## flow/config.mk

```make
export PLATFORM = sky130hd
export DESIGN_NAME = ifft_top
export DESIGN_NICKNAME = ifft_top
export VERILOG_FILES = /design/flow/design.v
export SDC_FILE = /design/flow/constraint.sdc
export NUM_CORES = 4
export LEC_CHECK = 0
export CAP_MARGIN = 20
export CORE_MARGIN = 2
export CORE_UTILIZATION = 40
export SLEW_MARGIN = 20
```

## flow/constraint.sdc

```tcl
create_clock -name core_clock -period 13.6 [get_ports {clk}]
set_input_delay 2.7200 -clock core_clock [delete_from_list [all_inputs] [get_ports {clk}]]
set_output_delay 2.7200 -clock core_clock [all_outputs]
set_load 0.01 [all_outputs]
```

## flow/design.v

```verilog
module counter_4_bit  
     (
         input  wire       clk          ,
         input  wire       rst          ,
         input  wire       enable       ,
		 output wire [3:0] count       
     );
reg [3:0] data ;
always @(posedge clk or negedge rst)
     begin
	     if(!rst)
	         begin			 
			     data <= 4'b0000 ; 	
			 end
	     else if (enable)
		     begin
                 data <= data + 4'b0001  ; 					     
	         end	
	 end
assign count =  data ;
endmodule
module ifft_add_sub  
     (
         input  wire  signed [15:0]  op_1       ,      
         input  wire  signed [15:0]  op_2       ,      
		 output wire  signed [15:0]  sum_out    ,      
		 output wire  signed [15:0]  sub_out           
     );
assign sum_out = op_1 + op_2 ;
assign sub_out = op_1 - op_2 ;
endmodule
module ifft_complex_multipier  
     (
         input  wire signed [15:0] op_1_real   ,
         input  wire signed [15:0] op_1_imag   ,
         input  wire signed [15:0] op_2_real   ,		 
         input  wire signed [15:0] op_2_imag   ,
         output wire signed [15:0] result_real ,
         output wire signed [15:0] result_imag 
     );
reg signed [31:0] op1r_x_op2r ;
reg signed [31:0] op1r_x_op2i ;
reg signed [31:0] op1i_x_op2r ;
reg signed [31:0] op1i_x_op2i ;
reg signed [31:0] o_r ;
reg signed [31:0] o_i ;
always @(*)
     begin	 
         op1r_x_op2r = op_1_real*op_2_real;  
         op1r_x_op2i = op_1_real*op_2_imag;  
         op1i_x_op2r = op_1_imag*op_2_real;  
         op1i_x_op2i = op_1_imag*op_2_imag; 
         o_r = op1r_x_op2r-op1i_x_op2i;  
         o_i = op1i_x_op2r+op1r_x_op2i;
	 end	 
assign result_real = o_r[25:10];
assign result_imag = o_i[25:10];
endmodule
module ifft_controller  
     (
         input  wire       clk               ,
         input  wire       rst               ,
         input  wire       enable            ,
		 input wire [3:0]  count             ,
         output reg        wr_enable_ram_3   ,
         output reg        wr_enable_ram_1_2 ,
         output reg        i_o_ctrl          ,       
		 output reg        ctrl              ,
         output reg        shift             ,
		 output reg        sel               ,       
		 output reg        count_en          ,       
		 output reg        done              ,    
		 output reg [3:0]  ram_1_rd_add      ,
         output reg [3:0]  ram_2_rd_add      ,
		 output reg [2:0]  ram_3_rd_add      ,
		 output reg [3:0]  ram_1_2_wr_add    ,
		 output reg [2:0]  ram_3_wr_add      ,
		 output reg [3:0]  rom_rd_add        
     );
localparam  [6:0] idle            = 7'b0000000,
                  phase_a         = 7'b0000001,
                  phase_b_1       = 7'b0000011,
                  phase_b_2       = 7'b0000010,
                  phase_b_3       = 7'b0000110,
                  phase_b_4       = 7'b0000111,
                  phase_b_5       = 7'b0000101,
                  phase_b_6       = 7'b0000100,
                  phase_b_7       = 7'b0001100,
                  phase_b_8       = 7'b0001101,
                  phase_b_9       = 7'b0001111,
                  phase_b_10      = 7'b0001110,
                  phase_b_11      = 7'b0001010,
                  phase_b_12      = 7'b0001011,
                  phase_b_13      = 7'b0001001,
                  phase_b_14      = 7'b0001000,
                  phase_b_15      = 7'b0011000,
                  phase_b_16      = 7'b0011001,
                  phase_c_1       = 7'b0011011,
                  phase_c_2       = 7'b0011010,
                  phase_c_3       = 7'b0011110,
                  phase_c_4       = 7'b0011111,
                  phase_c_5       = 7'b0011101,
                  phase_c_6       = 7'b0011100,
                  phase_c_7       = 7'b0010100,
                  phase_c_8       = 7'b0010101,
                  phase_c_9       = 7'b0010111,
                  phase_c_10      = 7'b0010110,
                  phase_c_11      = 7'b0010010,
                  phase_c_12      = 7'b0010011,
                  phase_c_13      = 7'b0010001,
                  phase_c_14      = 7'b0010000,
                  phase_c_15      = 7'b0110000,
                  phase_c_16      = 7'b0110001,
                  phase_d_1       = 7'b0110011,
                  phase_d_2       = 7'b0110010,
                  phase_d_3       = 7'b0110110,
                  phase_d_4       = 7'b0110111,
                  phase_d_5       = 7'b0110101,
                  phase_d_6       = 7'b0110100,
                  phase_d_7       = 7'b0111100,
                  phase_d_8       = 7'b0111101,
                  phase_d_9       = 7'b0111111,
                  phase_d_10      = 7'b0111110,
                  phase_d_11      = 7'b0111010,
                  phase_d_12      = 7'b0111011,
                  phase_d_13      = 7'b0111001,
                  phase_d_14      = 7'b0111000,
                  phase_d_15      = 7'b0101000,
                  phase_d_16      = 7'b0101001,
                  phase_e_1       = 7'b0101011,
                  phase_e_2       = 7'b0101010,
                  phase_e_3       = 7'b0101110,
                  phase_e_4       = 7'b0101111,
                  phase_e_5       = 7'b0101101,
                  phase_e_6       = 7'b0101100,
                  phase_e_7       = 7'b0100100,
                  phase_e_8       = 7'b0100101,
                  phase_e_9       = 7'b0100111,
                  phase_e_10      = 7'b0100110,
                  phase_e_11      = 7'b0100010,
                  phase_e_12      = 7'b0100011,
                  phase_e_13      = 7'b0100001,
                  phase_e_14      = 7'b0100000,
                  phase_e_15      = 7'b1100000,
                  phase_e_16      = 7'b1100001;	
reg         [6:0] current_state , next_state ;
always @(posedge clk or negedge rst)
     begin
	     if(!rst)
	         begin			 
			     current_state <= idle ; 	
			 end	    
	     else 
		     begin
			     current_state <= next_state ; 	
			 end 			 
	 end	 
always @(*)
     begin
         wr_enable_ram_3   = 1'b0 ;
         wr_enable_ram_1_2 = 1'b0 ;
         i_o_ctrl          = 1'b0 ;           
		 ctrl              = 1'b0 ;           
         shift             = 1'b0 ;
         count_en          = 1'b0 ;
		 sel               = 1'b0 ;           
		 done              = 1'b0 ;           
		 ram_1_rd_add      = 4'b0000 ;
         ram_2_rd_add      = 4'b0000 ;
		 ram_3_rd_add      = 3'b000  ;
		 ram_1_2_wr_add    = 4'b0000 ;
		 ram_3_wr_add      = 3'b000  ;
		 rom_rd_add        = 4'b0000  ;
	     case(current_state)
		     idle : 
			         begin
					     wr_enable_ram_3   = 1'b0 ;
					     wr_enable_ram_1_2 = 1'b0 ;
					     i_o_ctrl          = 1'b0 ;   
					     ctrl              = 1'b0 ;   
					     shift             = 1'b0 ;
					     count_en          = 1'b0 ;
					     sel               = 1'b0 ;   
					     done              = 1'b0 ;   
					     ram_1_rd_add      = 4'b0000 ;
					     ram_2_rd_add      = 4'b0000 ;
					     ram_3_rd_add      = 3'b000  ;
					     ram_1_2_wr_add    = 4'b0000 ;
					     ram_3_wr_add      = 3'b000  ;
						 rom_rd_add        = 4'b0000  ;
					 end
		     phase_a : 
			         begin
					     wr_enable_ram_1_2 = 1'b1 ;
					     i_o_ctrl          = 1'b1 ;   
					     shift             = 1'b1 ;
					     count_en          = 1'b1 ;
					     sel               = 1'b1 ;    
					 end					 
             phase_b_1 : 
			         begin
                         wr_enable_ram_3   = 1'b1 ;
                         wr_enable_ram_1_2 = 1'b1 ;  
                         ram_1_rd_add      = 4'b0000 ;
                         ram_2_rd_add      = 4'b1000 ;
                         ram_1_2_wr_add    = 4'b0000 ;
                         ram_3_wr_add      = 3'b000  ;
					 end
             phase_b_2 : 
			         begin
                         wr_enable_ram_3   = 1'b1 ;
                         wr_enable_ram_1_2 = 1'b1 ;  
                         ram_1_rd_add      = 4'b0001 ;
                         ram_2_rd_add      = 4'b1001 ;
                         ram_1_2_wr_add    = 4'b0001 ;
                         ram_3_wr_add      = 3'b001  ;
					 end
             phase_b_3 : 
			         begin
					     wr_enable_ram_3   = 1'b1 ;
						 wr_enable_ram_1_2 = 1'b1 ;  
						 ram_1_rd_add      = 4'b0010 ;
						 ram_2_rd_add      = 4'b1010 ;
						 ram_1_2_wr_add    = 4'b0010 ;
						 ram_3_wr_add      = 3'b010  ;
					 end
             phase_b_4 : 
			         begin
					     wr_enable_ram_3   = 1'b1 ;
						 wr_enable_ram_1_2 = 1'b1 ;  
						 ram_1_rd_add      = 4'b0011 ;
						 ram_2_rd_add      = 4'b1011 ;
						 ram_1_2_wr_add    = 4'b0011 ;
						 ram_3_wr_add      = 3'b011  ;
					 end
             phase_b_5 : 
			         begin
					     wr_enable_ram_3   = 1'b1 ;
						 wr_enable_ram_1_2 = 1'b1 ;  
						 ram_1_rd_add      = 4'b0100 ;
						 ram_2_rd_add      = 4'b1100 ;
						 ram_1_2_wr_add    = 4'b1000 ;
						 ram_3_wr_add      = 3'b100  ;
					 end
             phase_b_6 : 
			         begin
					     wr_enable_ram_3   = 1'b1 ;
						 wr_enable_ram_1_2 = 1'b1 ;  
						 ram_1_rd_add      = 4'b0101 ;
						 ram_2_rd_add      = 4'b1101 ;
						 ram_1_2_wr_add    = 4'b1001 ;
						 ram_3_wr_add      = 3'b101  ;					    
					 end
             phase_b_7 : 
			         begin						    
					     wr_enable_ram_3   = 1'b1 ;
						 wr_enable_ram_1_2 = 1'b1 ;  
						 ram_1_rd_add      = 4'b0110 ;
						 ram_2_rd_add      = 4'b1110 ;
						 ram_1_2_wr_add    = 4'b1010 ;
						 ram_3_wr_add      = 3'b110  ;					  		 
					 end
             phase_b_8 : 
			         begin
					     wr_enable_ram_3   = 1'b1 ;
						 wr_enable_ram_1_2 = 1'b1 ;  
						 ram_1_rd_add      = 4'b0111 ;
						 ram_2_rd_add      = 4'b1111 ;
						 ram_1_2_wr_add    = 4'b1011 ;
						 ram_3_wr_add      = 3'b111  ;	
					 end
             phase_b_9 : 
			         begin
						 wr_enable_ram_1_2 = 1'b1 ;
						 ctrl              = 1'b1 ;    
						 ram_3_rd_add      = 3'b000  ;
						 ram_1_2_wr_add    = 4'b0100 ;
						 rom_rd_add        = 4'b0000  ;
					 end
             phase_b_10 : 
			         begin
						 wr_enable_ram_1_2 = 1'b1 ;
						 ctrl              = 1'b1 ;    
						 ram_3_rd_add      = 3'b001  ;
						 ram_1_2_wr_add    = 4'b0101 ;
						 rom_rd_add        = 3'b001  ;
					 end
             phase_b_11 : 
			         begin
						 wr_enable_ram_1_2 = 1'b1 ;
						 ctrl              = 1'b1 ;    
						 ram_3_rd_add      = 3'b010  ;
						 ram_1_2_wr_add    = 4'b0110 ;
						 rom_rd_add        = 4'b0010  ;
					 end
             phase_b_12 : 
			         begin
						 wr_enable_ram_1_2 = 1'b1 ;
						 ctrl              = 1'b1 ;    
						 ram_3_rd_add      = 3'b011  ;
						 ram_1_2_wr_add    = 4'b0111 ;
						 rom_rd_add        = 4'b0011  ;
					 end
             phase_b_13 : 
			         begin
						 wr_enable_ram_1_2 = 1'b1 ;
						 ctrl              = 1'b1 ;    
						 ram_3_rd_add      = 3'b100  ;
						 ram_1_2_wr_add    = 4'b1100 ;
						 rom_rd_add        = 4'b0100  ;
					 end
             phase_b_14 : 
			         begin
						 wr_enable_ram_1_2 = 1'b1 ;
						 ctrl              = 1'b1 ;    
						 ram_3_rd_add      = 3'b101  ;
						 ram_1_2_wr_add    = 4'b1101 ;
						 rom_rd_add        = 4'b0101  ;				    
					 end
             phase_b_15 : 
			         begin
						 wr_enable_ram_1_2 = 1'b1 ;
						 ctrl              = 1'b1 ;    
						 ram_3_rd_add      = 3'b110  ;
						 ram_1_2_wr_add    = 4'b1110 ;
						 rom_rd_add        = 4'b0110  ;	
					 end
             phase_b_16 : 
			         begin
						 wr_enable_ram_1_2 = 1'b1 ;
						 ctrl              = 1'b1 ;    
						 ram_3_rd_add      = 3'b111  ;
						 ram_1_2_wr_add    = 4'b1111 ;
						 rom_rd_add        = 4'b0111  ;	
					 end
             phase_c_1 : 
			         begin
                         wr_enable_ram_3   = 1'b1 ;
                         wr_enable_ram_1_2 = 1'b1 ;  
                         ram_1_rd_add      = 4'b0000 ;
                         ram_2_rd_add      = 4'b1000 ;
                         ram_1_2_wr_add    = 4'b0000 ;
                         ram_3_wr_add      = 3'b000  ;					     
					 end
             phase_c_2 : 
			         begin
                         wr_enable_ram_3   = 1'b1 ;
                         wr_enable_ram_1_2 = 1'b1 ;  
                         ram_1_rd_add      = 4'b0001 ;
                         ram_2_rd_add      = 4'b1001 ;
                         ram_1_2_wr_add    = 4'b0001 ;
                         ram_3_wr_add      = 3'b001  ;						    
					 end
             phase_c_3 : 
			         begin
                         wr_enable_ram_3   = 1'b1 ;
                         wr_enable_ram_1_2 = 1'b1 ;  
                         ram_1_rd_add      = 4'b0010 ;
                         ram_2_rd_add      = 4'b1010 ;
                         ram_1_2_wr_add    = 4'b1000 ;
                         ram_3_wr_add      = 3'b010  ;						    
					 end
             phase_c_4 : 
			         begin
                         wr_enable_ram_3   = 1'b1 ;
                         wr_enable_ram_1_2 = 1'b1 ;  
                         ram_1_rd_add      = 4'b0011 ;
                         ram_2_rd_add      = 4'b1011 ;
                         ram_1_2_wr_add    = 4'b1001 ;
                         ram_3_wr_add      = 3'b011  ;
					 end
             phase_c_5 :                                           
			         begin
						 wr_enable_ram_1_2 = 1'b1 ;
						 ctrl              = 1'b1 ;    
						 ram_3_rd_add      = 3'b000  ;
						 ram_1_2_wr_add    = 4'b0010 ;
						 rom_rd_add        = 4'b1000  ;						    
					 end
             phase_c_6 : 
			         begin
						 wr_enable_ram_1_2 = 1'b1 ;
						 ctrl              = 1'b1 ;    
						 ram_3_rd_add      = 3'b001  ;
						 ram_1_2_wr_add    = 4'b0011 ;
						 rom_rd_add        = 4'b1001  ;						    
					 end
             phase_c_7 : 
			         begin
						 wr_enable_ram_1_2 = 1'b1 ;
						 ctrl              = 1'b1 ;    
						 ram_3_rd_add      = 3'b010  ;
						 ram_1_2_wr_add    = 4'b1010 ;
						 rom_rd_add        = 4'b1010  ;						    
					 end
             phase_c_8 : 
			         begin
						 wr_enable_ram_1_2 = 1'b1 ;
						 ctrl              = 1'b1 ;    
						 ram_3_rd_add      = 3'b011  ;
						 ram_1_2_wr_add    = 4'b1011 ;
						 rom_rd_add        = 4'b1011  ;						    
					 end
             phase_c_9 :                                   
			         begin
                         wr_enable_ram_3   = 1'b1 ;
                         wr_enable_ram_1_2 = 1'b1 ;  
                         ram_1_rd_add      = 4'b0100 ;
                         ram_2_rd_add      = 4'b1100 ;
                         ram_1_2_wr_add    = 4'b0100 ;
                         ram_3_wr_add      = 3'b000  ;					    
					 end
             phase_c_10 : 
			         begin
                         wr_enable_ram_3   = 1'b1 ;
                         wr_enable_ram_1_2 = 1'b1 ;  
                         ram_1_rd_add      = 4'b0101 ;
                         ram_2_rd_add      = 4'b1101 ;
                         ram_1_2_wr_add    = 4'b0101 ;
                         ram_3_wr_add      = 3'b001  ;						    
					 end
             phase_c_11 : 
			         begin
                         wr_enable_ram_3   = 1'b1 ;
                         wr_enable_ram_1_2 = 1'b1 ;  
                         ram_1_rd_add      = 4'b0110 ;
                         ram_2_rd_add      = 4'b1110 ;
                         ram_1_2_wr_add    = 4'b1100 ;
                         ram_3_wr_add      = 3'b010  ;						    
					 end
             phase_c_12 : 
			         begin
                         wr_enable_ram_3   = 1'b1 ;
                         wr_enable_ram_1_2 = 1'b1 ;  
                         ram_1_rd_add      = 4'b0111 ;
                         ram_2_rd_add      = 4'b1111 ;
                         ram_1_2_wr_add    = 4'b1101 ;
                         ram_3_wr_add      = 3'b011  ;						    
					 end
             phase_c_13 : 
			         begin
						 wr_enable_ram_1_2 = 1'b1 ;
						 ctrl              = 1'b1 ;    
						 ram_3_rd_add      = 3'b000  ;
						 ram_1_2_wr_add    = 4'b0110 ;
						 rom_rd_add        = 4'b1000  ;							    
					 end
             phase_c_14 : 
			         begin
						 wr_enable_ram_1_2 = 1'b1 ;
						 ctrl              = 1'b1 ;    
						 ram_3_rd_add      = 3'b001  ;
						 ram_1_2_wr_add    = 4'b0111 ;
						 rom_rd_add        = 4'b1001  ;						    
					 end
             phase_c_15 : 
			         begin
						 wr_enable_ram_1_2 = 1'b1 ;
						 ctrl              = 1'b1 ;    
						 ram_3_rd_add      = 3'b010  ;
						 ram_1_2_wr_add    = 4'b1110 ;
						 rom_rd_add        = 4'b1010  ;						    
					 end
             phase_c_16 : 
			         begin
						 wr_enable_ram_1_2 = 1'b1 ;
						 ctrl              = 1'b1 ;    
						 ram_3_rd_add      = 3'b011  ;
						 ram_1_2_wr_add    = 4'b1111 ;
						 rom_rd_add        = 4'b1011  ;						    
					 end
             phase_d_1 :                                        
			         begin
                         wr_enable_ram_3   = 1'b1 ;
                         wr_enable_ram_1_2 = 1'b1 ;  
                         ram_1_rd_add      = 4'b0000 ;
                         ram_2_rd_add      = 4'b1000 ;
                         ram_1_2_wr_add    = 4'b0000 ;
                         ram_3_wr_add      = 3'b000  ;
					 end
             phase_d_2 : 
			         begin
                         wr_enable_ram_3   = 1'b1 ;
                         wr_enable_ram_1_2 = 1'b1 ;  
                         ram_1_rd_add      = 4'b0001 ;
                         ram_2_rd_add      = 4'b1001 ;
                         ram_1_2_wr_add    = 4'b1000 ;
                         ram_3_wr_add      = 3'b001  ;					    
					 end
             phase_d_3 : 
			         begin
						 wr_enable_ram_1_2 = 1'b1 ;
						 ctrl              = 1'b1 ;    
						 ram_3_rd_add      = 3'b000  ;
						 ram_1_2_wr_add    = 4'b0001;
						 rom_rd_add        = 4'b1100  ;						    
					 end
             phase_d_4 : 
			         begin
						 wr_enable_ram_1_2 = 1'b1 ;
						 ctrl              = 1'b1 ;    
						 ram_3_rd_add      = 3'b001  ;
						 ram_1_2_wr_add    = 4'b1001 ;
						 rom_rd_add        = 4'b1101  ;						    
					 end
             phase_d_5 :                                          
			         begin
					     wr_enable_ram_3   = 1'b1 ;
						 wr_enable_ram_1_2 = 1'b1 ;  
						 ram_1_rd_add      = 4'b0010 ;
						 ram_2_rd_add      = 4'b1010 ;
						 ram_1_2_wr_add    = 4'b0010 ;
						 ram_3_wr_add      = 3'b000  ;	 
					 end
             phase_d_6 : 
			         begin
					     wr_enable_ram_3   = 1'b1 ;
						 wr_enable_ram_1_2 = 1'b1 ;  
						 ram_1_rd_add      = 4'b0011 ;
						 ram_2_rd_add      = 4'b1011 ;
						 ram_1_2_wr_add    = 4'b1010 ;
						 ram_3_wr_add      = 3'b001  ;						    					  		 
					 end
             phase_d_7 : 
			         begin
						 wr_enable_ram_1_2 = 1'b1 ;
						 ctrl              = 1'b1 ;    
						 ram_3_rd_add      = 3'b000 ;
						 ram_1_2_wr_add    = 4'b0011 ;
						 rom_rd_add        = 4'b1100  ;						    
					 end
             phase_d_8 : 
			         begin
						 wr_enable_ram_1_2 = 1'b1 ;
						 ctrl              = 1'b1 ;    
						 ram_3_rd_add      = 3'b001 ;
						 ram_1_2_wr_add    = 4'b1011 ;
						 rom_rd_add        = 4'b1101  ;						    					  		 
					 end
             phase_d_9 :                                              
			         begin
					     wr_enable_ram_3   = 1'b1 ;
						 wr_enable_ram_1_2 = 1'b1 ;  
						 ram_1_rd_add      = 4'b0100 ;
						 ram_2_rd_add      = 4'b1100 ;
						 ram_1_2_wr_add    = 4'b0100 ;
						 ram_3_wr_add      = 3'b000  ;						    
					 end
             phase_d_10 : 
			         begin
					     wr_enable_ram_3   = 1'b1 ;
						 wr_enable_ram_1_2 = 1'b1 ;  
						 ram_1_rd_add      = 4'b0101 ;
						 ram_2_rd_add      = 4'b1101 ;
						 ram_1_2_wr_add    = 4'b1100 ;
						 ram_3_wr_add      = 3'b001  ;					    
					 end
             phase_d_11 : 
			         begin
						 wr_enable_ram_1_2 = 1'b1 ;
						 ctrl              = 1'b1 ;    
						 ram_3_rd_add      = 3'b000 ;
						 ram_1_2_wr_add    = 4'b0101 ;
						 rom_rd_add        = 4'b1100  ;						    
					 end
             phase_d_12 : 
			         begin
						 wr_enable_ram_1_2 = 1'b1 ;
						 ctrl              = 1'b1 ;    
						 ram_3_rd_add      = 3'b001 ;
						 ram_1_2_wr_add    = 4'b1101 ;
						 rom_rd_add        = 4'b1101  ;	
					 end
             phase_d_13 :                                          
			         begin
					     wr_enable_ram_3   = 1'b1 ;
						 wr_enable_ram_1_2 = 1'b1 ;  
						 ram_1_rd_add      = 4'b0110 ;
						 ram_2_rd_add      = 4'b1110 ;
						 ram_1_2_wr_add    = 4'b0110 ;
						 ram_3_wr_add      = 3'b000  ;						    					  		 
					 end
             phase_d_14 : 
			         begin
					     wr_enable_ram_3   = 1'b1 ;
						 wr_enable_ram_1_2 = 1'b1 ;  
						 ram_1_rd_add      = 4'b0111 ;
						 ram_2_rd_add      = 4'b1111 ;
						 ram_1_2_wr_add    = 4'b1110 ;
						 ram_3_wr_add      = 3'b001  ;						    					  		 
					 end
             phase_d_15 : 
			         begin
						 wr_enable_ram_1_2 = 1'b1 ;
						 ctrl              = 1'b1 ;    
						 ram_3_rd_add      = 3'b000 ;
						 ram_1_2_wr_add    = 4'b0111 ;
						 rom_rd_add        = 4'b1100  ;						    
					 end
             phase_d_16 : 
			         begin
						 wr_enable_ram_1_2 = 1'b1 ;
						 ctrl              = 1'b1 ;    
						 ram_3_rd_add      = 3'b001 ;
						 ram_1_2_wr_add    = 4'b1111 ;
						 rom_rd_add        = 4'b1101  ;						    					  		 
					 end
             phase_e_1 :                                                     
			         begin
					     wr_enable_ram_3   = 1'b1 ;
						 ram_1_rd_add      = 4'b0000 ;
						 ram_2_rd_add      = 4'b1000 ;
						 ram_3_wr_add      = 3'b000  ;
						 done              = 1'b1 ;						 
					 end
             phase_e_2 : 
			         begin
						 ctrl              = 1'b1 ;    
						 ram_3_rd_add      = 3'b000 ;
						 rom_rd_add        = 4'b1110  ;	
						 done              = 1'b1 ;						 
					 end
             phase_e_3 : 
			         begin
					     wr_enable_ram_3   = 1'b1 ;
						 ram_1_rd_add      = 4'b0001 ;
						 ram_2_rd_add      = 4'b1001 ;
						 ram_3_wr_add      = 3'b000  ;	
						 done              = 1'b1 ;						 
					 end
             phase_e_4 : 
			         begin
						 ctrl              = 1'b1 ;    
						 ram_3_rd_add      = 3'b000 ;
						 rom_rd_add        = 4'b1110  ;	
						 done              = 1'b1 ;						 
					 end
             phase_e_5 : 
			         begin
					     wr_enable_ram_3   = 1'b1 ;
						 ram_1_rd_add      = 4'b0010 ;
						 ram_2_rd_add      = 4'b1010 ;
						 ram_3_wr_add      = 3'b000  ;	
						 done              = 1'b1 ;						 
					 end
             phase_e_6 : 
			         begin
						 ctrl              = 1'b1 ;    
						 ram_3_rd_add      = 3'b000 ;
						 rom_rd_add        = 4'b1110  ;	
						 done              = 1'b1 ;						 
					 end
             phase_e_7 : 
			         begin
					     wr_enable_ram_3   = 1'b1 ;
						 ram_1_rd_add      = 4'b0011 ;
						 ram_2_rd_add      = 4'b1011;
						 ram_3_wr_add      = 3'b000  ;	
						 done              = 1'b1 ;						 
					 end
             phase_e_8 : 
			         begin
						 ctrl              = 1'b1 ;    
						 ram_3_rd_add      = 3'b000 ;
						 rom_rd_add        = 4'b1110  ;	
						 done              = 1'b1 ;						 
					 end
             phase_e_9 : 
			         begin
					     wr_enable_ram_3   = 1'b1 ;
						 ram_1_rd_add      = 4'b0100 ;
						 ram_2_rd_add      = 4'b1100 ;
						 ram_3_wr_add      = 3'b000  ;	
						 done              = 1'b1 ;						 
					 end
             phase_e_10 : 
			         begin
						 ctrl              = 1'b1 ;    
						 ram_3_rd_add      = 3'b000 ;
						 rom_rd_add        = 4'b1110  ;	
						 done              = 1'b1 ;						 
					 end
             phase_e_11 : 
			         begin
					     wr_enable_ram_3   = 1'b1 ;
						 ram_1_rd_add      = 4'b0101 ;
						 ram_2_rd_add      = 4'b1101 ;
						 ram_3_wr_add      = 3'b000  ;	
						 done              = 1'b1 ;						 
					 end
             phase_e_12 : 
			         begin
						 ctrl              = 1'b1 ;    
						 ram_3_rd_add      = 3'b000 ;
						 rom_rd_add        = 4'b1110  ;	
						 done              = 1'b1 ;						 
					 end
             phase_e_13 : 
			         begin
					     wr_enable_ram_3   = 1'b1 ;
						 ram_1_rd_add      = 4'b0110 ;
						 ram_2_rd_add      = 4'b1110 ;
						 ram_3_wr_add      = 3'b000  ;	
						 done              = 1'b1 ;						 
					 end
             phase_e_14 : 
			         begin
						 ctrl              = 1'b1 ;    
						 ram_3_rd_add      = 3'b000 ;
						 rom_rd_add        = 4'b1110  ;	
						 done              = 1'b1 ;						 
					 end
             phase_e_15 : 
			         begin
					     wr_enable_ram_3   = 1'b1 ;
						 ram_1_rd_add      = 4'b0111 ;
						 ram_2_rd_add      = 4'b1111 ;
						 ram_3_wr_add      = 3'b000  ;	
						 done              = 1'b1 ;			
						 done              = 1'b1 ;						 
					 end
             phase_e_16 : 
			         begin
						 ctrl              = 1'b1 ;    
						 ram_3_rd_add      = 3'b000 ;
						 rom_rd_add        = 4'b1110  ;
						 done              = 1'b1 ;						 
					 end				 
             default :
			 	     begin
					     wr_enable_ram_3   = 1'b0 ;
					     wr_enable_ram_1_2 = 1'b0 ;
					     i_o_ctrl          = 1'b0 ;   
					     ctrl              = 1'b0 ;   
					     shift             = 1'b0 ;
					     count_en          = 1'b0 ;
					     sel               = 1'b0 ;   
					     done              = 1'b0 ;   
					     ram_1_rd_add      = 4'b0000 ;
					     ram_2_rd_add      = 4'b0000 ;
					     ram_3_rd_add      = 3'b000  ;
					     ram_1_2_wr_add    = 4'b0000 ;
					     ram_3_wr_add      = 3'b000  ;
					     rom_rd_add        = 3'b000  ;
					 end						 
		 endcase
     end		 
always @(*)
     begin
	     case(current_state)
		     idle : 
			         begin
					     if (enable==1'b1)
					         begin
					 	  	     next_state = phase_a ;			 							 
					         end
					     else 
						     begin
							     next_state = idle ;							 							 
							 end					 
					 end
		     phase_a : 
			         begin
					     if (count == 4'b1111)
					         begin
					 	  	     next_state = phase_b_1 ;			 	  					 
					         end
					     else 
						     begin
							     next_state = phase_a ;							 							 
							 end					 
					 end					 
             phase_b_1 : 
			         begin
					 	 next_state = phase_b_2 ;			 							 
					 end
             phase_b_2 : 
			         begin
					 	 next_state = phase_b_3 ;			 							 
					 end
             phase_b_3 : 
			         begin
					 	 next_state = phase_b_4 ;			 							 
					 end
             phase_b_4 : 
			         begin
					 	 next_state = phase_b_5 ;			 							 
					 end
             phase_b_5 : 
			         begin
					 	 next_state = phase_b_6 ;			 							 
					 end
             phase_b_6 : 
			         begin
					 	 next_state = phase_b_7 ;			 							 
					 end
             phase_b_7 : 
			         begin
					 	 next_state = phase_b_8 ;			 							 
					 end
             phase_b_8 : 
			         begin
					 	 next_state = phase_b_9 ;			 							 
					 end
             phase_b_9 : 
			         begin
					 	 next_state = phase_b_10 ;			 							 
					 end
             phase_b_10 : 
			         begin
					 	 next_state = phase_b_11 ;			 							 
					 end
             phase_b_11 : 
			         begin
					 	 next_state = phase_b_12 ;			 							 
					 end
             phase_b_12 : 
			         begin
					 	 next_state = phase_b_13 ;			 							 
					 end
             phase_b_13 : 
			         begin
					 	 next_state = phase_b_14 ;			 							 
					 end
             phase_b_14 : 
			         begin
					 	 next_state = phase_b_15 ;			 							 
					 end
             phase_b_15 : 
			         begin
					 	 next_state = phase_b_16 ;			 							 
					 end
             phase_b_16 : 
			         begin
					 	 next_state = phase_c_1 ;		                 							 
					 end
             phase_c_1 : 
			         begin
					 	 next_state = phase_c_2 ;			 							 
					 end
             phase_c_2 : 
			         begin
					 	 next_state = phase_c_3 ;			 							 
					 end
             phase_c_3 : 
			         begin
					 	 next_state = phase_c_4 ;			 							 
					 end
             phase_c_4 : 
			         begin
					 	 next_state = phase_c_5 ;			 							 
					 end
             phase_c_5 : 
			         begin
					 	 next_state = phase_c_6 ;			 							 
					 end
             phase_c_6 : 
			         begin
					 	 next_state = phase_c_7 ;			 							 
					 end
             phase_c_7 : 
			         begin
					 	 next_state = phase_c_8 ;			 							 
					 end
             phase_c_8 : 
			         begin
					 	 next_state = phase_c_9 ;			 							 
					 end
             phase_c_9 : 
			         begin
					 	 next_state = phase_c_10 ;			 							 
					 end
             phase_c_10 : 
			         begin
					 	 next_state = phase_c_11 ;			 							 
					 end
             phase_c_11 : 
			         begin
					 	 next_state = phase_c_12 ;			 							 
					 end
             phase_c_12 : 
			         begin
					 	 next_state = phase_c_13 ;			 							 
					 end
             phase_c_13 : 
			         begin
					 	 next_state = phase_c_14 ;			 							 
					 end
             phase_c_14 : 
			         begin
					 	 next_state = phase_c_15 ;			 							 
					 end
             phase_c_15 : 
			         begin
					 	 next_state = phase_c_16 ;			 							 
					 end
             phase_c_16 : 
			         begin
					 	 next_state = phase_d_1 ;			 							 
					 end
             phase_d_1 : 
			         begin
					 	 next_state = phase_d_2 ;			 							 
					 end
             phase_d_2 : 
			         begin
					 	 next_state = phase_d_3 ;			 							 
					 end
             phase_d_3 : 
			         begin
					 	 next_state = phase_d_4 ;			 							 
					 end
             phase_d_4 : 
			         begin
					 	 next_state = phase_d_5 ;			 							 
					 end
             phase_d_5 : 
			         begin
					 	 next_state = phase_d_6 ;			 							 
					 end
             phase_d_6 : 
			         begin
					 	 next_state = phase_d_7 ;			 							 
					 end
             phase_d_7 : 
			         begin
					 	 next_state = phase_d_8 ;			 							 
					 end
             phase_d_8 : 
			         begin
					 	 next_state = phase_d_9 ;			 							 
					 end
             phase_d_9 : 
			         begin
					 	 next_state = phase_d_10 ;			 							 
					 end
             phase_d_10 : 
			         begin
					 	 next_state = phase_d_11 ;			 							 
					 end
             phase_d_11 : 
			         begin
					 	 next_state = phase_d_12 ;			 							 
					 end
             phase_d_12 : 
			         begin
					 	 next_state = phase_d_13 ;			 							 
					 end
             phase_d_13 : 
			         begin
					 	 next_state = phase_d_14 ;			 							 
					 end
             phase_d_14 : 
			         begin
					 	 next_state = phase_d_15 ;			 							 
					 end
             phase_d_15 : 
			         begin
					 	 next_state = phase_d_16 ;			 							 
					 end
             phase_d_16 : 
			         begin
					 	 next_state = phase_e_1 ;			 							 
					 end
             phase_e_1 : 
			         begin
					 	 next_state = phase_e_2 ;			 							 
					 end
             phase_e_2 : 
			         begin
					 	 next_state = phase_e_3 ;			 							 
					 end
             phase_e_3 : 
			         begin
					 	 next_state = phase_e_4 ;			 							 
					 end
             phase_e_4 : 
			         begin
					 	 next_state = phase_e_5 ;			 							 
					 end
             phase_e_5 : 
			         begin
					 	 next_state = phase_e_6 ;			 							 
					 end
             phase_e_6 : 
			         begin
					 	 next_state = phase_e_7 ;			 							 
					 end
             phase_e_7 : 
			         begin
					 	 next_state = phase_e_8 ;			 							 
					 end
             phase_e_8 : 
			         begin
					 	 next_state = phase_e_9 ;			 							 
					 end
             phase_e_9 : 
			         begin
					 	 next_state = phase_e_10 ;			 							 
					 end
             phase_e_10 : 
			         begin
					 	 next_state = phase_e_11 ;			 							 
					 end
             phase_e_11 : 
			         begin
					 	 next_state = phase_e_12 ;			 							 
					 end
             phase_e_12 : 
			         begin
					 	 next_state = phase_e_13 ;			 							 
					 end
             phase_e_13 : 
			         begin
					 	 next_state = phase_e_14 ;			 							 
					 end
             phase_e_14 : 
			         begin
					 	 next_state = phase_e_15 ;			 							 
					 end
             phase_e_15 : 
			         begin
					 	 next_state = phase_e_16 ;			 							 
					 end
             phase_e_16 : 
			         begin
					 	 next_state = idle ;			 							 
					 end					 
             default :
			 	     begin
				         next_state = idle ;			 							 
					 end						 
		 endcase
	 end			 
endmodule
module ifft_mux  
     (
         input  wire [15:0] in_0,
         input  wire [15:0] in_1,
         input  wire        sel ,
         output reg  [15:0] out 
     );
always @(*)
     begin
	     case(sel)
			 2'b0:  
			     begin
				     out = in_0;
				 end
			 2'b1:  
			     begin
				     out = in_1;
				 end
         endcase		 
	 end	 
endmodule
module ifft_mux_add  
     (
         input  wire [3:0] in_0,
         input  wire [3:0] in_1,
         input  wire        sel ,
         output reg  [3:0] out 
     );
always @(*)
     begin
	     case(sel)
			 2'b0:  
			     begin
				     out = in_0;
				 end
			 2'b1:  
			     begin
				     out = in_1;
				 end
         endcase		 
	 end	 
endmodule
module ifft_p2s  
     (
	     input   wire           clk      ,
	     input   wire           rst      ,
	     input   wire           wr_en    ,
	     input   wire           shift    ,
		 input   wire  [3:0]    count    ,   
         input   wire  [15:0]   in_0     ,
         input   wire  [15:0]   in_1     ,
         input   wire  [15:0]   in_2     ,
         input   wire  [15:0]   in_3     ,
         input   wire  [15:0]   in_4     ,
         input   wire  [15:0]   in_5     ,
         input   wire  [15:0]   in_6     ,
         input   wire  [15:0]   in_7     ,
         input   wire  [15:0]   in_8     ,
         input   wire  [15:0]   in_9     ,
         input   wire  [15:0]   in_10    ,
         input   wire  [15:0]   in_11    ,
		 output  wire  [15:0]   data_out     
     );
reg    [15:0] r_0     ;
reg    [15:0] r_1     ;
reg    [15:0] r_2     ;
reg    [15:0] r_3     ;
reg    [15:0] r_4     ;
reg    [15:0] r_5     ;
reg    [15:0] r_6     ;
reg    [15:0] r_7     ;
reg    [15:0] r_8     ;
reg    [15:0] r_9     ;
reg    [15:0] r_10    ;
reg    [15:0] r_11    ;
always @(posedge clk or negedge rst )
     begin
	     if(!rst)
		     begin
			     r_0   <= 16'h0000;
				 r_1   <= 16'h0000;
				 r_2   <= 16'h0000;
				 r_3   <= 16'h0000;
				 r_4   <= 16'h0000;
				 r_5   <= 16'h0000;
				 r_6   <= 16'h0000;
				 r_7   <= 16'h0000;
				 r_8   <= 16'h0000;
				 r_9   <= 16'h0000;
				 r_10  <= 16'h0000;
				 r_11  <= 16'h0000;
			 end
         else if(shift)
		     begin         
			     r_0   <= r_1      ;
			     r_1   <= r_2      ;
			     r_2   <= r_3      ;
			     r_3   <= r_4      ;
			     r_4   <= r_5      ;
			     r_5   <= r_6      ;
			     r_6   <= r_7      ;
			     r_7   <= r_8      ;
			     r_8   <= r_9      ;
			     r_9   <= r_10     ;
			     r_10  <= r_11     ;
			     r_11  <= 16'h0000 ;
             end			 
	     else if(wr_en) 
		     begin
 			     r_0   <= in_0 ;
			     r_1   <= in_1 ;
			     r_2   <= in_2 ;
			     r_3   <= in_3 ;
			     r_4   <= in_4 ;
			     r_5   <= in_5 ;
			     r_6   <= in_6 ;
			     r_7   <= in_7 ;
			     r_8   <= in_8 ;
			     r_9   <= in_9 ;
			     r_10  <= in_10;
			     r_11  <= in_11;	
			 end	
	 end	 
assign data_out = r_0 ;
endmodule
module ifft_ram  
    #( 
	     parameter DATA_WIDTH = 16, 
	     parameter ADDR_WIDTH = 4, 
	     parameter DEPTH      = 16
     )
     (
         input   wire                        clk                       ,
         input   wire                        rst                       ,
         input   wire                        wr_en                     ,
         input   wire  [ADDR_WIDTH-1:0]      rd_add                    ,
         input   wire  [ADDR_WIDTH-1:0]      wr_add                    ,
		   input   wire  [DATA_WIDTH-1:0]      data_in                   ,
		   output  wire   [DATA_WIDTH-1:0]      data_out                  
     );
reg   [DATA_WIDTH-1:0] mem [2**ADDR_WIDTH-1:0];
always @(posedge clk )
     begin
         if(wr_en) 
		     begin
 			     mem[wr_add] <= data_in ;
			 end				 
	 end	 
			assign	  data_out  = mem [rd_add] ;
endmodule
module ifft_tf_rom  
     (
         input  wire  [3 :0]   rd_add    ,
		 output reg   [15:0]   data_out_imag ,
		 output reg   [15:0]   data_out_real
     );
always @(*)
     begin
	     case(rd_add)
             4'b0000: data_out_imag=16'b0000000000000000;     
             4'b0001: data_out_imag=16'b0000000110000111;     
             4'b0010: data_out_imag=16'b0000001011010100;     
             4'b0011: data_out_imag=16'b0000001110110010;     
             4'b0100: data_out_imag=16'b0000010000000000;     
             4'b0101: data_out_imag=16'b0000001110110010;     
             4'b0110: data_out_imag=16'b0000001011010100;     
             4'b0111: data_out_imag=16'b0000000110000111;     
             4'b1000: data_out_imag=16'b0000000000000000;     
             4'b1001: data_out_imag=16'b0000001011010100;     
             4'b1010: data_out_imag=16'b0000010000000000;     
             4'b1011: data_out_imag=16'b0000001011010100;     
             4'b1100: data_out_imag=16'b0000000000000000;     
             4'b1101: data_out_imag=16'b0000010000000000;     
             4'b1110: data_out_imag=16'b0000000000000000;     
			 default: data_out_imag=16'b0000000000000000;     
         endcase    
	 end
always @(*)
     begin
	     case(rd_add)
             4'b0000: data_out_real=16'b0000010000000000;     
             4'b0001: data_out_real=16'b0000001110110010;     
             4'b0010: data_out_real=16'b0000001011010100;     
             4'b0011: data_out_real=16'b0000000110000111;     
             4'b0100: data_out_real=16'b0000000000000000;     
             4'b0101: data_out_real=16'b1111111001111000;     
             4'b0110: data_out_real=16'b1111110100101011;     
             4'b0111: data_out_real=16'b1111110001001101;     
             4'b1000: data_out_real=16'b0000010000000000;     
             4'b1001: data_out_real=16'b0000001011010100;     
             4'b1010: data_out_real=16'b0000000000000000;     
             4'b1011: data_out_real=16'b1111110100101011;     
             4'b1100: data_out_real=16'b0000010000000000;     
             4'b1101: data_out_real=16'b0000000000000000;     
             4'b1110: data_out_real=16'b0000010000000000;     
			 default: data_out_real=16'b0000000000000000;     
         endcase    
	 end
endmodule
module ifft_top 
     (
         input   wire           clk           ,                 
         input   wire           rst           ,                 
		 input   wire           ifft_enable   ,                 
		 input   wire  [15:0]   in_0_real     ,                 
         input   wire  [15:0]   in_1_real     ,                 
         input   wire  [15:0]   in_2_real     ,                 
         input   wire  [15:0]   in_3_real     ,                 
         input   wire  [15:0]   in_4_real     ,                 
         input   wire  [15:0]   in_5_real     ,                 
         input   wire  [15:0]   in_6_real     ,                 
         input   wire  [15:0]   in_7_real     ,                 
         input   wire  [15:0]   in_8_real     ,                 
         input   wire  [15:0]   in_9_real     ,                 
         input   wire  [15:0]   in_10_real    ,                 
         input   wire  [15:0]   in_11_real    ,                 
		 input   wire  [15:0]   in_0_imag     ,                 
         input   wire  [15:0]   in_1_imag     ,                 
         input   wire  [15:0]   in_2_imag     ,                 
         input   wire  [15:0]   in_3_imag     ,                 
         input   wire  [15:0]   in_4_imag     ,                 
         input   wire  [15:0]   in_5_imag     ,                 
         input   wire  [15:0]   in_6_imag     ,                 
         input   wire  [15:0]   in_7_imag     ,                 
         input   wire  [15:0]   in_8_imag     ,                 
         input   wire  [15:0]   in_9_imag     ,                 
         input   wire  [15:0]   in_10_imag    ,                 
         input   wire  [15:0]   in_11_imag    ,                 
		 output  wire  [15:0]   ifft_out_real ,                 
		 output  wire  [15:0]   ifft_out_imag ,                 
		 output  wire           finish                          
     );
wire [15:0] w_1 ;                                           
wire [15:0] w_2 ;                                           
wire [15:0] w_3 ;                                           
wire [15:0] w_4 ;                                           
wire [15:0] w_5 ;                                           
wire [15:0] w_6 ;                                           
wire [15:0] w_7 ;                                           
wire [15:0] w_8 ;                                           
wire [15:0] w_9 ;                                           
wire [15:0] w_10 ;                                          
wire [15:0] w_11;                                           
wire [15:0] w_12 ;                                          
wire [15:0] w_13;                                           
wire [15:0] w_14 ;                                          
wire [15:0] w_15;                                           
wire [15:0] w_16 ;                                          
wire [15:0] w_17;                                           
wire [15:0] w_18 ;                                          
wire [15:0] w_19;                                           
wire [15:0] w_20 ;                                          
wire [3:0]  wr_add_ram_1_2;                                 
wire [3:0]  wr_add_ctrl ;                                   
wire [3:0]  count ;                                         
wire [3:0]  ram_1_rd_add ;                                  
wire [3:0]  ram_2_rd_add ;                                  
wire [3:0]  rom_rd_add   ;                                  
wire [2:0]  ram_3_rd_add ;                                  
wire [2:0]  ram_3_wr_add ;                                  
wire        shift ;                                         
wire        sel ;                                           
wire        ctrl ;                                          
wire        count_en ;                                      
wire        wr_enable_ram_3  ;                              
wire        wr_enable_ram_1_2;                              
wire        i_o_ctrl ;                                      
ifft_controller  control_unit
     (
         .clk               (clk) ,
         .rst               (rst) ,
         .enable            (ifft_enable) ,
		 .count             (count) ,
         .wr_enable_ram_3   (wr_enable_ram_3) ,
         .wr_enable_ram_1_2 (wr_enable_ram_1_2) ,
         .i_o_ctrl          (i_o_ctrl) ,       
		 .ctrl              (ctrl) ,
         .shift             (shift) ,
		 .sel               (sel) ,            
		 .count_en          (count_en) ,       
		 .done              (finish) ,      
		 .ram_1_rd_add      (ram_1_rd_add) ,
         .ram_2_rd_add      (ram_2_rd_add) ,
		 .ram_3_rd_add      (ram_3_rd_add) ,
		 .ram_1_2_wr_add    (wr_add_ctrl) ,
		 .ram_3_wr_add      (ram_3_wr_add) ,
		 .rom_rd_add        (rom_rd_add) 
     );
ifft_add_sub   butterfly_real 
     (
         .op_1    (w_9)   ,      
         .op_2    (w_11)  ,      
		 .sum_out (w_17)  ,      
		 .sub_out (w_18)         
     );
ifft_add_sub   butterfly_imag 
     (
         .op_1    (w_10)  ,      
         .op_2    (w_12)  ,      
		 .sum_out (w_19)  ,      
		 .sub_out (w_20)         
     );
ifft_complex_multipier  complex_multipier
     (
         .op_1_real   (w_13),
         .op_1_imag   (w_14),
         .op_2_real   (w_7),		 
         .op_2_imag   (w_8),
         .result_real (w_15),
         .result_imag (w_16)
     );
ifft_tf_rom  rom_tf
     (
         .rd_add        (rom_rd_add),
		 .data_out_imag (w_8),
		 .data_out_real (w_7)
     );
ifft_ram   
    #( 
	     .DATA_WIDTH(16) , 
	     .ADDR_WIDTH(4 ) , 
	     .DEPTH     (16) 
     )
	 ram_1_real
     (
         .clk       (clk)   ,
         .rst       (rst)   ,
         .wr_en     (wr_enable_ram_1_2)   ,
         .rd_add    (ram_1_rd_add)   ,
         .wr_add    (wr_add_ram_1_2)   ,
		 .data_in   (w_3)   ,
		 .data_out  (w_9)   
     );
ifft_ram   
    #( 
	     .DATA_WIDTH(16) , 
	     .ADDR_WIDTH(4 ) , 
	     .DEPTH     (16) 
     )
	 ram_1_imag
     (
         .clk       (clk)   ,
         .rst       (rst)   ,
         .wr_en     (wr_enable_ram_1_2)   ,
         .rd_add    (ram_1_rd_add)   ,
         .wr_add    (wr_add_ram_1_2)   ,
		 .data_in   (w_4)   ,
		 .data_out  (w_10)   
     );
ifft_ram   
    #( 
	     .DATA_WIDTH(16) , 
	     .ADDR_WIDTH(4 ) , 
	     .DEPTH     (16) 
     )
	 ram_2_real
     (
         .clk       (clk)   ,
         .rst       (rst)   ,
         .wr_en     (wr_enable_ram_1_2)   ,
         .rd_add    (ram_2_rd_add)   ,
         .wr_add    (wr_add_ram_1_2)   ,
		 .data_in   (w_3)   ,
		 .data_out  (w_11)   
     );
ifft_ram   
    #( 
	     .DATA_WIDTH(16) , 
	     .ADDR_WIDTH(4 ) , 
	     .DEPTH     (16) 
     )
	 ram_2_imag
     (
         .clk       (clk)   ,
         .rst       (rst)   ,
         .wr_en     (wr_enable_ram_1_2)   ,
         .rd_add    (ram_2_rd_add)   ,
         .wr_add    (wr_add_ram_1_2)   ,
		 .data_in   (w_4)   ,
		 .data_out  (w_12)   
     );
ifft_ram   
    #( 
	     .DATA_WIDTH(16) , 
	     .ADDR_WIDTH(3 ) , 
	     .DEPTH     (16) 
     )
	 ram_3_real
     (
         .clk       (clk)   ,
         .rst       (rst)   ,
         .wr_en     (wr_enable_ram_3)   ,
         .rd_add    (ram_3_rd_add)   ,
         .wr_add    (ram_3_wr_add)   ,
		 .data_in   (w_18)   ,
		 .data_out  (w_13)   
     );
ifft_ram   
    #( 
	     .DATA_WIDTH(16) , 
	     .ADDR_WIDTH(3 ) , 
	     .DEPTH     (16) 
     )
	 ram_3_imag
     (
         .clk       (clk)   ,
         .rst       (rst)   ,
         .wr_en     (wr_enable_ram_3)   ,
         .rd_add    (ram_3_rd_add)   ,
         .wr_add    (ram_3_wr_add)   ,
		 .data_in   (w_20)   ,
		 .data_out  (w_14)   
     );
ifft_p2s  p2s_real
     (
	     .clk      (clk),
	     .rst      (rst),
	     .wr_en    (ifft_enable),
	     .shift    (shift),
		 .count    (count),   
         .in_0     (in_0_real ),
         .in_1     (in_1_real ),
         .in_2     (in_2_real ),
         .in_3     (in_3_real ),
         .in_4     (in_4_real ),
         .in_5     (in_5_real ),
         .in_6     (in_6_real ),
         .in_7     (in_7_real ),
         .in_8     (in_8_real ),
         .in_9     (in_9_real ),
         .in_10    (in_10_real),
         .in_11    (in_11_real),
		 .data_out (w_1)    
     );
ifft_p2s  p2s_imag
     (
	     .clk      (clk),
	     .rst      (rst),
	     .wr_en    (ifft_enable),
	     .shift    (shift),
		 .count    (count),   
         .in_0     (in_0_imag ),
         .in_1     (in_1_imag ),
         .in_2     (in_2_imag ),
         .in_3     (in_3_imag ),
         .in_4     (in_4_imag ),
         .in_5     (in_5_imag ),
         .in_6     (in_6_imag ),
         .in_7     (in_7_imag ),
         .in_8     (in_8_imag ),
         .in_9     (in_9_imag ),
         .in_10    (in_10_imag),
         .in_11    (in_11_imag),
		 .data_out (w_2)    
     );
counter_4_bit  counter_phase_a
     (
         .clk      (clk)         ,
         .rst      (rst)         ,
         .enable   (count_en)    ,
		 .count    (count)   
     );
ifft_mux_add   wr_address_mux_ram_1
     (
         .in_0 (wr_add_ctrl) ,
         .in_1 (count) ,
         .sel  (sel) ,
         .out  (wr_add_ram_1_2)
     );
ifft_mux  input_mux_real
     (
         .in_0 (w_5),
         .in_1 (w_1),
         .sel  (i_o_ctrl),
         .out  (w_3)
     );
ifft_mux  input_mux_imag
     (
         .in_0 (w_6),
         .in_1 (w_2),
         .sel  (i_o_ctrl),
         .out  (w_4)
     );	 
ifft_mux  ctrl_mux_real
     (
         .in_0 (w_17),
         .in_1 (w_15),
         .sel  (ctrl),
         .out  (w_5)
     );
ifft_mux  ctrl_mux_imag
     (
         .in_0 (w_19),
         .in_1 (w_16),
         .sel  (ctrl),
         .out  (w_6)
     );	 
assign ifft_out_real = w_3 ;                                           
assign ifft_out_imag = w_4 ;                                           
endmodule
```

## flow/run.sh

```bash
#!/bin/bash
# the make line also repeats each setting of config.mk as NAME=value (left out here)
make -C /OpenROAD-flow-scripts/flow DESIGN_CONFIG=/design/flow/config.mk WORK_HOME=/design/flow/orfs CLKGATE_MAP_FILE= finish
```

==> impl_metrics.yaml, run 1 <==
# yosys + openroad results
clock_network:
  clock-sinks: 1163
  cts_buffer_depth: 3
  path_clk_slew_ns: 0.06
  clkLatencyLatePin_ns: 0.73
  cts_buffers: 110
  cts_htree_levels: 3
  cts_hold_buf: 0
  cts-root-buf: "clkbuf_16"
  cts_tree: "done"
yosys:
  xor_share: 0.0202
  top_area_frac: 0.286
  yosys-stat-area_um2: 80700
  most_common_cell: "nand2_1"
  edf_count: 768
  yosysSeqAreaShare: 0.408
  yosys.area.top_type: "edfxtp_1"
  flop_cell: "edfxtp_1"
  synth_nets: 9218
  ys_async_sr_fraction: 0.340
  synthAdderAreaFrac: 0.250
  syn_area_per_cell_um2: 10.5
  synthTopCellsByCount: "nand2_1 (1167), inv_1 (1041), edfxtp_1 (768)"
  yosys_cells: 7677
  yosysUniqueCellTypes: 81
  synthTopLogicFamily: "adder cells"
  ys_warn_count: 9
  ys_sh_simple: 0.121
  aoi_share: 0.0630
  syn_area_um2: 80700
  synthTopCellsByArea: "edfxtp_1 (29%), fa_1 (19%), dfrtp_1 (12%)"
  synth_flops: 1163
  synth_cells: 7677
  synthMuxAreaShare: 0.0689
final_layout:
  comb_area_um2: 43400
  fillers: 18300
  stdcell_count: 11000
  finalInstanceArea_um2: 95900
  regArea_um2: 32900
  syn2layout_area_growth_pct: 18.8
  final_core_util: 0.479
  fin_nets: 9794
final_timing:
  fmax_ghz: 0.0747
  setup_viol: 0
  period_minus_slack_ns: 13.38
  relSlewSlack: 0.180
  whs_ns: 0.470
  worstMarginPinSlew_ns: 1.23
  layout_setup_ws_ns: 0.218
  timing.final.crit_share: 0.984
  slew_viol_final: 0
  rsz0062_at_grt: "true"
  hold_violations: 0
  fin_skew_ns: 0.0354
place:
  place_inst: 10700
  gp_routability_congestion: 0.947
  post_dp_cell_area_um2: 90500
  portBuffers: 419
  post-place-ws_ns: -0.00644
  hpwlAfterDp_um: 192000
worst_setup_path:
  slowest_stage: "fa_1"
  r2r_slack_ns: 3.51
  r2r_end: "ram_1_real.mem[2][15]"
  crit_required_ns: 10.88
  critPathMaxStageDelay_ns: 0.56
  path_delay_family: "adder cells"
  path_common_cell: "fa_1"
  cp-start-kind: "flip-flop"
  crit_end: "ifft_out_real[4]"
  path_class: "flip-flop to output port"
  startpoint: "control_unit.current_state[2]"
  crit_arrival_ns: 10.66
  crit_buf_inv: 13
  critPathMaxFanout: 19
  critPathCaptureType: "output port"
  r2r-start: "control_unit.current_state[1]"
  crit_cells: 42
  reg2regPathDepth: 36
power_and_ir_drop:
  powerSeq_mw: 3.93
  pwr_density_cell_nw_per_um2: 77.3
  p_seq_frac: 0.531
  p_comb_mw: 0.311
  power_leakage_nw: 41.9
  peakVddDrop_uv: 123
  p_clk_mw: 3.16
  internal_power_mw: 5.81
  power_frac_comb: 0.042
  switchingPower_mw: 1.59
  p_clk_frac: 0.427
  p_sw_frac: 0.215
  power_leader: "sequential cells"
global_route:
  grt_max_degree: 269
  grt_overflow: 0
  grt.total_usage: 0.252
  grt_pass1_wl_um: 385000
  grt_pass1_vias: 59600
  antenna_found_initial: 42
routing:
  wl_um: 261000
  antenna_left: 0
  num_vias: 57800
  post_drt_wl_per_cell_um: 23.7
  drt-initial-drc-count: 4879
  drt_first_pass_iters: 6
  drc: 0
  viasPerCell: 5.25
status:
  status: "no timing/DRC/antenna violations"
worst_hold_path:
  min_path_type: "flip-flop to flip-flop"
  min_delay_path_depth: 2
  timing.hold.worst.start: "p2s_imag.r_4[1]"
  hold_end: "p2s_imag.r_3[1]"
floorplan:
  initial_core_util: 0.403
  rows: 164
  fp.coreArea_um2: 200000
  chipHeight_um: 453
  die_area_um2: 205000
  io_pins: 420
  die_w_um: 453
run:
  maxCapViolations: 0
  warning_count: 95
==> metal layers <==
| layer | global-route usage | vias up | share of wire |
|---|---|---|---|
| met5 | 0 | - | 0.00082 |
| met4 | 0.0848 | 34 | 0.034 |
| met3 | 0.0491 | 409 | 0.073 |
| met2 | 0.416 | 1890 | 0.48 |
| met1 | 0.331 | 29300 | 0.41 |
| li1 | - | 26200 | - |
==> stage by stage <==
step / setup TNS, ns / power [mW]
2_1_floorplan: 0 / 4.11
3_3_place_gp: 0 / 4.31
3_5_place_dp: -0.00739 / 4.32
4_1_cts: -0.141 / 7.47
5_1_grt: -0.323 / 7.64
6_report: 0 / 7.41
==> cell type report <==
class | count | share of cell area
repair buffers | 868 | 0.0890
clock inverters | 65 | 0.00715
well taps | 2656 | 0.0347
clock buffers | 140 | 0.0313
inverters | 1047 | 0.0411
multi-input cells | 5063 | 0.453
flip-flops and latches | 1163 | 0.344
diodes | 22 | 0.000574
==> repair_timing <==
| action | 4_1_cts | 5_1_grt |
|---|---|---|
| cloned | 5 | 7 |
| pin swaps | 17 | 44 |
| setup endpoints to repair | 29 | 28 |
| resized | 83 | 172 |
| setup buffers | 16 | 32 |
==> run 2, diff against run 1 <==
Settings changed: CAP_MARGIN 20 to 35, CELL_PAD_IN_SITES_GLOBAL_PLACEMENT set to 1, CORE_MARGIN 2 to 7, GPL_ROUTABILITY_DRIVEN set to 1, MIN_ROUTING_LAYER set to met2.
==> impl_metrics.yaml, run 2 <==
# yosys + openroad results
power_and_ir_drop:
  internal_power_mw: 5.89
  p_comb_mw: 0.321
  p_clk_mw: 3.33
  peakVddDrop_uv: 128
  powerSeq_mw: 3.94
  p_seq_frac: 0.519
  pwr_density_cell_nw_per_um2: 78.0
  power_leader: "sequential cells"
  p_clk_frac: 0.439
  power_leakage_nw: 42.4
  switchingPower_mw: 1.70
  power_frac_comb: 0.042
  p_sw_frac: 0.224
yosys:
  synthTopCellsByCount: "nand2_1 (1167), inv_1 (1041), edfxtp_1 (768)"
  synthAdderAreaFrac: 0.250
  yosys_cells: 7677
  yosys-stat-area_um2: 80700
  yosysUniqueCellTypes: 81
  ys_sh_simple: 0.121
  yosysSeqAreaShare: 0.408
  synth_flops: 1163
  syn_area_um2: 80700
  synth_nets: 9218
  synthMuxAreaShare: 0.0689
  ys_warn_count: 9
  most_common_cell: "nand2_1"
  flop_cell: "edfxtp_1"
  xor_share: 0.0202
  top_area_frac: 0.286
  aoi_share: 0.0630
  ys_async_sr_fraction: 0.340
  synth_cells: 7677
  yosys.area.top_type: "edfxtp_1"
  edf_count: 768
  synthTopLogicFamily: "adder cells"
  synthTopCellsByArea: "edfxtp_1 (29%), fa_1 (19%), dfrtp_1 (12%)"
  syn_area_per_cell_um2: 10.5
clock_network:
  clkLatencyLatePin_ns: 0.77
  clock-sinks: 1163
  cts-root-buf: "clkbuf_16"
  cts_buffer_depth: 3
  cts_buffers: 118
  path_clk_slew_ns: 0.07
  cts_tree: "done"
  cts_htree_levels: 3
floorplan:
  die_area_um2: 215000
  chipHeight_um: 463
  io_pins: 420
  initial_core_util: 0.403
  rows: 164
  die_w_um: 463
  fp.coreArea_um2: 200000
worst_setup_path:
  r2r_end: "ram_1_imag.mem[2][11]"
  reg2regPathDepth: 38
  critPathMaxStageDelay_ns: 0.68
  path_class: "flip-flop to output port"
  r2r-start: "control_unit.current_state[3]"
  path_common_cell: "fa_1"
  critPathMaxFanout: 23
  path_delay_family: "adder cells"
  startpoint: "control_unit.current_state[2]"
  r2r_slack_ns: 3.32
  crit_end: "ifft_out_real[13]"
  crit_required_ns: 10.88
  crit_arrival_ns: 10.74
  slowest_stage: "fa_2"
  crit_buf_inv: 14
  cp-start-kind: "flip-flop"
  critPathCaptureType: "output port"
  crit_cells: 37
place:
  place_inst: 10800
  gp_routability_congestion: 0.999
  hpwlAfterDp_um: 219000
  portBuffers: 419
  post-place-ws_ns: -0.379
final_timing:
  whs_ns: 0.459
  fmax_ghz: 0.0743
  slew_viol_final: 0
  rsz0062_at_grt: "true"
  layout_setup_ws_ns: 0.138
  tns_ns: 0
  timing.final.crit_share: 0.990
  setup_viol: 0
  relSlewSlack: 0.313
  worstMarginPinSlew_ns: 1.02
  fin_skew_ns: 0.0434
  hold_violations: 0
  period_minus_slack_ns: 13.46
routing:
  viasPerCell: 7.16
  antenna_left: 0
  num_vias: 80200
  post_drt_wl_per_cell_um: 26.8
  drt-initial-drc-count: 13600
  drt_first_pass_iters: 10
  drc: 0
  wl_um: 300000
worst_hold_path:
  hold_end: "p2s_imag.r_1[15]"
  min_delay_path_depth: 2
  min_path_type: "flip-flop to flip-flop"
  timing.hold.worst.start: "p2s_imag.r_2[15]"
global_route:
  grt.total_usage: 0.404
  grt_pass1_vias: 90600
  grt_pass1_wl_um: 428000
  grt_overflow: 0
  grt_max_degree: 245
  antenna_found_initial: 2
final_layout:
  fillers: 18600
  stdcell_count: 11200
  fin_nets: 9898
  syn2layout_area_growth_pct: 20.6
status:
  status: "no timing/DRC/antenna violations"
run:
  warning_count: 94
  maxCapViolations: 0
[run 2: final cells by class]
type,count,area [um2],area share
clock buffer,160,3250,0.0334
clock inverter,60,572,0.00588
timing repair buffer,964,9320,0.0958
tap,2656,3320,0.0342
antenna,96,240,0.00247
multi-input combinational,5063,43700,0.449
inverter,1047,3940,0.0405
sequential,1163,33000,0.339
[run 2: repair_timing]
item	CTS	global route
gates cloned	2	1
buffers inserted	21	36
resized	131	210
setup endpoints to repair	31	31
pin swaps	25	72
hold buffers	0	0
[run 2: per-stage QoR]
stage,total power [mW],instance area [um2],util
finish,7.59,97300,0.486
floorplan,4.11,80700,-
global placement,4.31,91200,0.456
global route,7.78,97100,0.485
CTS,7.58,95900,0.480
detailed placement,4.32,91400,0.457
[run 2: layer usage]
metal,part of all wire,global-route usage,wire (um)
met4,0.077,0.0509,23000
met5,0.011,0.157,3330
met3,0.42,0.546,125000
met1,0,-,0
met2,0.50,0.493,149000
==> run 3, diff against run 2 <==
Settings changed: CAP_MARGIN 35 to 20, CELL_PAD_IN_SITES_GLOBAL_PLACEMENT 1 to unset, CORE_MARGIN 7 to 2, CORE_UTILIZATION 40 to 70, CTS_CLUSTER_DIAMETER set to 214, CTS_CLUSTER_SIZE set to 29, GPL_ROUTABILITY_DRIVEN 1 to unset, HOLD_SLACK_MARGIN set to 0.28, MIN_ROUTING_LAYER met2 to unset, SETUP_SLACK_MARGIN set to 2.12, TNS_END_PERCENT set to 65.
Clock period 13.6 ns to 7.77 ns, I/O delays scaled along.
==> impl_metrics.yaml, run 3 <==
# yosys + openroad results
final_timing:
  hold_violations: 0
  worstMarginPinSlew_ns: 1.15
  relSlewSlack: 0.231
  layout_setup_ws_ns: -4.39
  period_minus_slack_ns: 12.16
  rsz0062_at_grt: "true"
  fmax_ghz: 0.0823
  slew_viol_final: 0
  fin_skew_ns: 0.0411
  timing.final.crit_share: 1.56
  setup_viol: 544
clock_network:
  cts_buffer_depth: 3
  cts-root-buf: "clkbuf_16"
  cts_htree_levels: 2
  cts_hold_buf: 0
  path_clk_slew_ns: 0.12
  clock-sinks: 1163
  clkLatencyLatePin_ns: 0.71
  cts_buffers: 46
  cts_tree: "done"
floorplan:
  chipHeight_um: 344
  die_w_um: 344
  initial_core_util: 0.706
  die_area_um2: 118000
  io_pins: 420
  fp.coreArea_um2: 114000
  rows: 124
worst_setup_path:
  crit_cells: 41
  path_class: "flip-flop to output port"
  critPathCaptureType: "output port"
  crit_arrival_ns: 10.60
  r2r_end: "ram_2_real.mem[13][14]"
  r2r-start: "control_unit.current_state[1]"
  r2r_slack_ns: -2.44
  critPathMaxStageDelay_ns: 0.57
  startpoint: "control_unit.current_state[1]"
  path_common_cell: "fa_1"
  crit_buf_inv: 11
  cp-start-kind: "flip-flop"
  path_delay_family: "adder cells"
  crit_end: "ifft_out_imag[15]"
  reg2regPathDepth: 46
  critPathMaxFanout: 5
  slowest_stage: "fa_1"
  crit_required_ns: 6.22
yosys:
  top_area_frac: 0.286
  synthAdderAreaFrac: 0.250
  synthTopLogicFamily: "adder cells"
  xor_share: 0.0202
  syn_area_per_cell_um2: 10.5
  yosys.area.top_type: "edfxtp_1"
  synth_flops: 1163
  ys_warn_count: 9
  yosys_cells: 7677
  edf_count: 768
  syn_area_um2: 80700
  ys_async_sr_fraction: 0.340
  aoi_share: 0.0630
  synth_nets: 9218
  yosysUniqueCellTypes: 81
  yosys-stat-area_um2: 80700
  synthMuxAreaShare: 0.0689
  ys_sh_simple: 0.121
  synthTopCellsByArea: "edfxtp_1 (29%), fa_1 (19%), dfrtp_1 (12%)"
  yosysSeqAreaShare: 0.408
  synthTopCellsByCount: "nand2_1 (1167), inv_1 (1041), edfxtp_1 (768)"
  most_common_cell: "nand2_1"
  synth_cells: 7677
  flop_cell: "edfxtp_1"
power_and_ir_drop:
  power.total_mw: 10.6
  switchingPower_mw: 2.33
  power_leakage_nw: 44.2
  internal_power_mw: 8.23
  p_sw_frac: 0.220
  p_seq_frac: 0.653
  p_comb_mw: 0.574
  peakVddDrop_uv: 301
  p_clk_mw: 3.09
  powerSeq_mw: 6.89
  power_leader: "sequential cells"
  pwr_density_cell_nw_per_um2: 107
  p_clk_frac: 0.292
  power_frac_comb: 0.054
final_layout:
  fin_nets: 10400
  stdcell_count: 10400
  fillers: 5753
  syn2layout_area_growth_pct: 22.6
global_route:
  grt_max_degree: 267
  grt_use_met1: 0.572
  grt_pass1_vias: 65800
  grt_overflow: 0
  antenna_found_initial: 53
  grt.total_usage: 0.460
  grt_pass1_wl_um: 399000
  use_met3: 0.124
  use_met2: 0.708
  grt.busiest_layer: "met2"
place:
  place_inst: 10200
  post-place-ws_ns: -4.64
  portBuffers: 419
  gp_routability_congestion: 1.05
  hpwlAfterDp_um: 201000
worst_hold_path:
  min_delay_path_depth: 2
  timing.hold.worst.start: "p2s_imag.r_5[15]"
  hold_end: "p2s_imag.r_4[15]"
  min_path_type: "flip-flop to flip-flop"
status:
  status: "complete, but fails checks"
  violations: "setup timing"
routing:
  drt-initial-drc-count: 8464
  num_vias: 64600
  wl_um: 272000
  drt_first_pass_iters: 8
  drc: 0
  antenna_left: 0
  viasPerCell: 6.20
  post_drt_wl_per_cell_um: 26.1
run:
  warning_count: 92
  maxCapViolations: 0
run 3: through the flow:
stage / hold WS, ns / utilization / TNS (ns) / cell area, um2
after CTS: 0.492 / 0.855 / -1104.01 / 97800
after global routing: 0.505 / 0.865 / -1312.49 / 98900
after detailed placement: 0.465 / 0.828 / -1303.71 / 94700
after global placement: 0.455 / 0.828 / -1235.06 / 94700
final: 0.488 / 0.865 / -1177.64 / 99000
after floorplan: 0.449 / - / -865.53 / 81800
run 3: layout make-up:
type,count,area (um2),share of cell area
Clock inverter,4,60.1,0.000607
Clock buffer,74,1280,0.0129
Inverter,1047,3950,0.0399
Multi-Input combinational cell,5063,44800,0.452
Sequential cell,1163,32900,0.333
Antenna cell,40,100,0.00101
Timing Repair Buffer,1514,14000,0.141
Tap cell,1512,1890,0.0191
run 3: metal layers:
layer / share of wire / wire length, um / vias up
met2: 0.46 / 124000 / 4485
met5: 0.00078 / 213 / -
met3: 0.12 / 33500 / 1086
li1: - / - / 27400
met1: 0.33 / 90100 / 31600
met4: 0.087 / 23800 / 32
run 3: timing repair:
action / in CTS / in global routing
endpoints found under the setup margin: 680 / 712
buffers inserted: 77 / 34
gates resized: 396 / 178
pin swaps: 170 / 128
gates cloned: 1 / 1
Power is estimated from default activity; no workload was simulated.
